==> inputs of pepper <==
==> flow/design.v <==
module converter_ascii_number (
	input [7:0] ascii_in,
	output[7:0] number_out);
	assign number_out = ascii_in;
endmodule
module operator_converter (
	input [7:0] in,
	output [7:0] out
);
localparam ADD = 0,
			SUB = 1,
			MULT = 2,
			DIV = 3;
assign out = (in == 8'd20) ? ADD : (in == 8'd21) ? SUB : (in == 8'd22) ? MULT : DIV;
endmodule
module convert_to_number
(
	input [7:0] num0,
	input [7:0] num1,
	input [7:0] num2,
	input [1:0] mode,
	output reg [7:0] out
);
always @(*) begin
	if (mode == 2'd0) begin
		out = num0;
	end
	else if (mode == 2'd1) begin
		out = num0*10 + num1;
	end
	else begin
		out = num0*100 + num1*10 + num2;
	end
end
endmodule
module divider (
	input clk,
	output rfd,
	input [7:0] dividend,
	input [7:0] divisor,
	output [7:0] quotient,
	output [7:0] fractional
);
	assign rfd = 1'b1;
	assign quotient = (divisor == 8'd0) ? 8'hFF : dividend / divisor;
	assign fractional = (divisor == 8'd0) ? dividend : dividend % divisor;
endmodule
module stack #(parameter size = 100)(
	input rst,
	input clk,
	input [7:0] data_in,
	input push_en,
	input pop_en,
	output [7:0] data_out,
	output is_empty	
);
	reg [7: 0] mem[size-1:0];
	reg[7:0] sp;
	always @(posedge clk) begin : proc_push
		if (rst)
			sp <= 0;
		else begin
			if (push_en) begin
				mem[sp] <= data_in;
				sp <= sp + 1;
			end
			if (pop_en) begin
					sp <= sp - 1'd1;
			end
		end
	end
	assign is_empty = (sp == 0);
	assign data_out = is_empty ? 8'd0 : mem[sp-1];
endmodule
module datapath (
	input clk,
	input rst,
	input num0_en,
	input num1_en,
	input num2_en,
	input index_cnt,
	input sel,
	input [1:0] mode,
	input operand_push,
	input operand_pop,
	input operator_push,
	input operator_pop,
	input num_clr,
	input result_en,
	input op1_en,
	input op2_en,
	input operator_en,
	output is_operand,
	output is_operator,
	output is_lt,
	output is_empty,
	output is_hash,
	output [7:0] data_out,
	output [7:0] rm,
	output rfd,
	output is_div,
	output op_is_empty,
	input [7:0] rom_data_in,
	output [6:0] rom_addr
);
localparam ADD = 0,
			SUB = 1,
			MULT = 2,
			DIV = 3;
wire [7:0] rom_data;
wire [7:0] converted_operator;
wire [7:0] converted_asci;
wire [7:0] convereted_decimal;
wire [7:0] top_operator;
wire [7:0] top_operand;
wire [7:0] operand_data_in;
wire [7:0] operator_data_in;
wire [7:0] divider_out, fractional;
wire operand_empty;
reg [7:0] num0, num1, num2;
reg [6:0] rom_index;
reg [7:0] result;
reg [7:0] op1, op2;
reg [7:0] operator;
assign rm = op2;
assign op_is_empty = is_empty;
assign rom_data = rom_data_in;
assign rom_addr = rom_index;
converter_ascii_number ascii_converter(rom_data, converted_asci);
convert_to_number decimal_converter(num0, num1, num2, mode, convereted_decimal);
operator_converter operator_converter(rom_data, converted_operator);
stack operands(.rst(rst), .clk(clk), .data_in(operand_data_in), .push_en(operand_push), .pop_en(operand_pop), .data_out(top_operand), .is_empty(operand_empty));
stack operators(.rst(rst), .clk(clk), .data_in(converted_operator), .push_en(operator_push), .pop_en(operator_pop), .data_out(top_operator), .is_empty(is_empty));
divider divider (
	.clk(clk),  
	.rfd(rfd),  
	.dividend(op1),  
	.divisor(op2),  
	.quotient(divider_out),  
	.fractional(fractional)
);  
assign is_div = top_operator == DIV;
assign data_out = top_operand;
assign operand_data_in = sel ? result : convereted_decimal;
assign is_operand = (rom_data >= 0 && rom_data < 10) ? 1 : 0;
assign is_operator = (rom_data >= 20 && rom_data <= 30) ? 1 : 0;
assign is_hash = rom_data == 8'd10;
assign is_lt = is_empty? 0: (converted_operator==ADD && (top_operator==SUB || top_operator==MULT || top_operator==DIV))
 		|| (converted_operator==SUB && (top_operator==MULT || top_operator==DIV)) 
		|| (converted_operator==DIV && (top_operator==MULT || top_operator==DIV));
always @(posedge clk) begin
	if (rst || num_clr) begin
		num0 <= 0;
		num1 <= 0;
		num2 <= 0;
	end
	else if (num0_en)
		num0 <= rom_data;
	else if (num1_en)
		num1 <= rom_data;
	else if (num2_en)
		num2 <= rom_data;
end
always @(posedge clk) begin
	if (rst) begin
		op1 <= 0;
		op2 <= 0;
	end
	else if (op1_en)
		op1 <= top_operand;
	else if (op2_en)
		op2 <= top_operand; 
end
always @(posedge clk) begin
	if (rst)
		operator <= 0;
	else if (operator_en)
		operator <= top_operator;
end
always @(posedge clk) begin
	if (rst)
		rom_index <= 0;
	else if (index_cnt)
		rom_index <= rom_index + 1;
end
always @(*) begin
	result = 0;
	begin
		if (operator == ADD) result = op1 + op2;
		else if (operator == SUB) result = op1 - op2;
		else if (operator == MULT) result = op1 * op2;
		else if (operator == DIV) result = divider_out;
	end
end
endmodule
module controller(
	input clk,
	input rst,
	input start,
	input is_operand,
	input is_operator,
	input is_lt,
	input is_empty,
	input is_hash,
	input is_div,
	input op_is_empty,
	output reg num0_en,
	output reg num1_en,
	output reg num2_en,
	output reg index_cnt,
	output reg sel,
	output reg operand_push,
	output reg operator_push,
	output reg operand_pop,
	output reg operator_pop,
	output reg num_clr,
	output reg result_en,
	output reg op1_en,
	output reg op2_en,
	output reg operator_en,
	output [1:0] mode,
	output reg done,
	output reg [4:0] ps
);
reg [4:0] ns, div_count;
reg [1:0] count;
assign mode = count-1;
always @(*) begin
	ns = 5'd0;
	case (ps)
		5'd0: if(start) ns = 1;
			else ns = 0;
		5'd1: if(is_operand) ns = 2;
			  else if(is_hash) ns = 9;
		5'd3: if(is_operator && is_lt==0) ns = 8;
				else if(is_operator && is_lt) ns = 17;
				else if (is_operand) ns=2;
			  else if(is_hash) ns = 9;
		5'd8: ns = 1;
		5'd10: if(op_is_empty) ns = 16;
				else ns = 11;
		5'd14: if(is_div &&  div_count<15 ) ns = 5'd14;
				else ns = 5'd15;
		5'd15: if(op_is_empty) ns = 16;
				else ns = 10;
		5'd16: ns = 16;
		5'd22: if(div_count<15 && is_div) ns = 5'd22;
				else ns = 5'd23;
		5'd24: ns = 1;
		default: ns = ps + 1;
	endcase
end
always @(posedge clk) begin
	if (rst) begin
		ps <= 5'd0;
		div_count <= 0;
	end
	else begin
		ps <= ns;
		if (ps==10)
			div_count <= 0;
		if (is_div && ps>10)
			div_count <= div_count + 1;
		if (ps==2)
			count <= count + 1;
		if (ps==1) begin
			count <= 0;
		end
	end
end
always @(*) begin
	num0_en = 0;
	num1_en = 0;
	num2_en = 0;
	index_cnt = 0;
	sel = 0;
	operand_push = 0;
	operator_push = 0;
	operand_pop = 0;
	operator_pop = 0;
	num_clr = 0;
	result_en = 0;
	op1_en = 0;
	op2_en = 0;
	operator_en = 0;
	done = 0;
	case (ps)
		5'd1:begin
			num_clr = 1;
		end
		5'd2: begin
			if (count==0)
				num0_en = 1;
			else if(count==1)
				num1_en = 1;
			else if (count==2)
				num2_en = 1;
			index_cnt = 1;
		end
		5'd8: begin
			operand_push = 1;
			operator_push = 1;
			index_cnt = 1;
		end
		5'd9: begin
			operand_push = 1;
		end
		5'd10: begin
			op2_en = 1;
			operator_en = 1;
		end
		5'd11: begin
			operand_pop = 1;
		end
		5'd12: begin
			op1_en = 1;
		end
		5'd13: begin
			operand_pop = 1;
		end
		5'd15: begin
			result_en = 1;
			operator_pop = 1;
			sel = 1;
			operand_push = 1;
		end
		5'd16: begin
			done = 1;
		end
		5'd17: begin
			operand_push = 1;
		end
		5'd18: begin
			op2_en = 1;
			operator_en = 1;
		end
		5'd19: begin
			operand_pop = 1;
		end
		5'd20: begin
			op1_en = 1;
		end
		5'd21: begin
			operand_pop = 1;
		end
		5'd23: begin
			operator_pop = 1;
			result_en = 1;
		end
		5'd24: begin
			sel = 1;
			operand_push = 1;
			operator_push = 1;
			index_cnt = 1;
		end
		default:
			sel = 0;
	endcase
end
endmodule
module calculator
(	
	input clk, 
	input rst,
	input start,
	input [7:0] rom_data,
	output [6:0] rom_addr,
	output done,
	output [7:0] result
);
wire is_operand, is_operator, is_lt, is_empty, is_hash,
	num0_en, num1_en, num2_en, index_cnt, sel, operand_push, operator_push,
	operand_pop, operator_pop, num_clr, result_en, op1_en, op2_en, operator_en, rfd, is_div, op_is_empty;
wire [1:0] mode;
wire [7:0] data_out, inx;
wire [4:0] ps;
controller ctrl(clk, rst, start, is_operand, is_operator, is_lt, is_empty, is_hash, is_div, op_is_empty,
				num0_en, num1_en, num2_en, index_cnt, sel, operand_push, operator_push,
				operand_pop, operator_pop, num_clr, result_en, op1_en, op2_en,
				operator_en, mode, done, ps);
datapath dp(clk, rst, num0_en, num1_en, num2_en, index_cnt, sel, mode, operand_push,
			operand_pop, operator_push, operator_pop, num_clr, result_en, op1_en,
			op2_en, operator_en, is_operand, is_operator, is_lt, is_empty, is_hash, data_out, inx, rfd, is_div, op_is_empty,
			rom_data, rom_addr);
assign result = data_out;
endmodule
==> flow/run.sh <==
#!/bin/bash
# the make line also repeats each setting of config.mk as NAME=value (left out here)
make -C /OpenROAD-flow-scripts/flow DESIGN_CONFIG=/design/flow/config.mk WORK_HOME=/design/flow/orfs CLKGATE_MAP_FILE= finish
==> flow/config.mk <==
export PLATFORM = sky130hd
export DESIGN_NAME = calculator
export DESIGN_NICKNAME = calculator
export VERILOG_FILES = /design/flow/design.v
export SDC_FILE = /design/flow/constraint.sdc
export NUM_CORES = 4
export LEC_CHECK = 0
export ABC_AREA = 1
export CAP_MARGIN = 20
export CORE_MARGIN = 2
export CORE_UTILIZATION = 72
export CTS_CLUSTER_DIAMETER = 197
export CTS_CLUSTER_SIZE = 15
export PLACE_DENSITY_LB_ADDON = 0.2
export SETUP_SLACK_MARGIN = 2.74
export SLEW_MARGIN = 20
==> flow/constraint.sdc <==
create_clock -name core_clock -period 9.68 [get_ports {clk}]
set_input_delay 1.9360 -clock core_clock [delete_from_list [all_inputs] [get_ports {clk}]]
set_output_delay 1.9360 -clock core_clock [all_outputs]
set_load 0.01 [all_outputs]
==> xenon (differences from pepper) <==
Settings changed: ABC_AREA 1 to default, CORE_UTILIZATION 72 to 62, CTS_CLUSTER_DIAMETER 197 to default, CTS_CLUSTER_SIZE 15 to default, PLACE_DENSITY_LB_ADDON 0.2 to default, SETUP_SLACK_MARGIN 2.74 to 2.19, SLEW_MARGIN 20 to 40.
==> flow/constraint.sdc (replaced) <==
create_clock -name core_clock -period 8.62 [get_ports {clk}]
set_input_delay 1.7240 -clock core_clock [delete_from_list [all_inputs] [get_ports {clk}]]
set_output_delay 1.7240 -clock core_clock [all_outputs]
set_load 0.01 [all_outputs]
==> impl_metrics.py <==
# Physical implementation metrics
metrics = {
    "outcome": {
        "status": "no timing/DRC/antenna violations",
    },
    "logic_synthesis": {
        "synthXorXnorAreaFrac_pct": 1.461,
        "synthTopCellsByArea": "edfxtp_1 61%, nand2_1 7.7%, nand3_1 5.1%, a21oi_1 3.7%, ha_1 3.2%",
        "yosys_cells": 4571,
        "yosysTopAreaCellShare_pct": 60.80,
    },
    "finish": {
        "syn2layout_area_growth_pct": 9.569,
    },
    "detailed_routing": {
        "vias": 36147,
    },
    "placed_design": {
        "gp_congestion": 0.9439,
    },
    "worst_hold_path": {
        "min_from": "dp.num1[7]$_SDFFE_PP0P_",
    },
    "worst_setup_path": {
        "worstPathMaxFanout": 6,
    },
    "floorplan": {
        "dieWidth_um": 266.2,
    },
}
-- figures above: pepper

==> impl_metrics.py <==
# Physical implementation metrics
metrics = {
    "sta": {
        "setup_violations": 200,
        "setup_ws_ns": -2.329,
    },
    "detailed_routing": {
        "vias": 25856,
    },
    "outcome": {
        "so_faults": "negative setup slack",
        "status": "finished with violations",
    },
    "worst_setup_path": {
        "worstPathMaxFanout": 7,
    },
    "worst_hold_path": {
        "min_from": "dp.num0[7]$_SDFFE_PP0P_",
    },
    "finish": {
        "syn2layout_area_growth_pct": 15.43,
    },
    "logic_synthesis": {
        "yosysTopAreaCellShare_pct": 63.40,
        "synthXorXnorAreaFrac_pct": 1.640,
    },
    "floorplan": {
        "dieWidth_um": 280.7,
    },
}
-- figures above: xenon

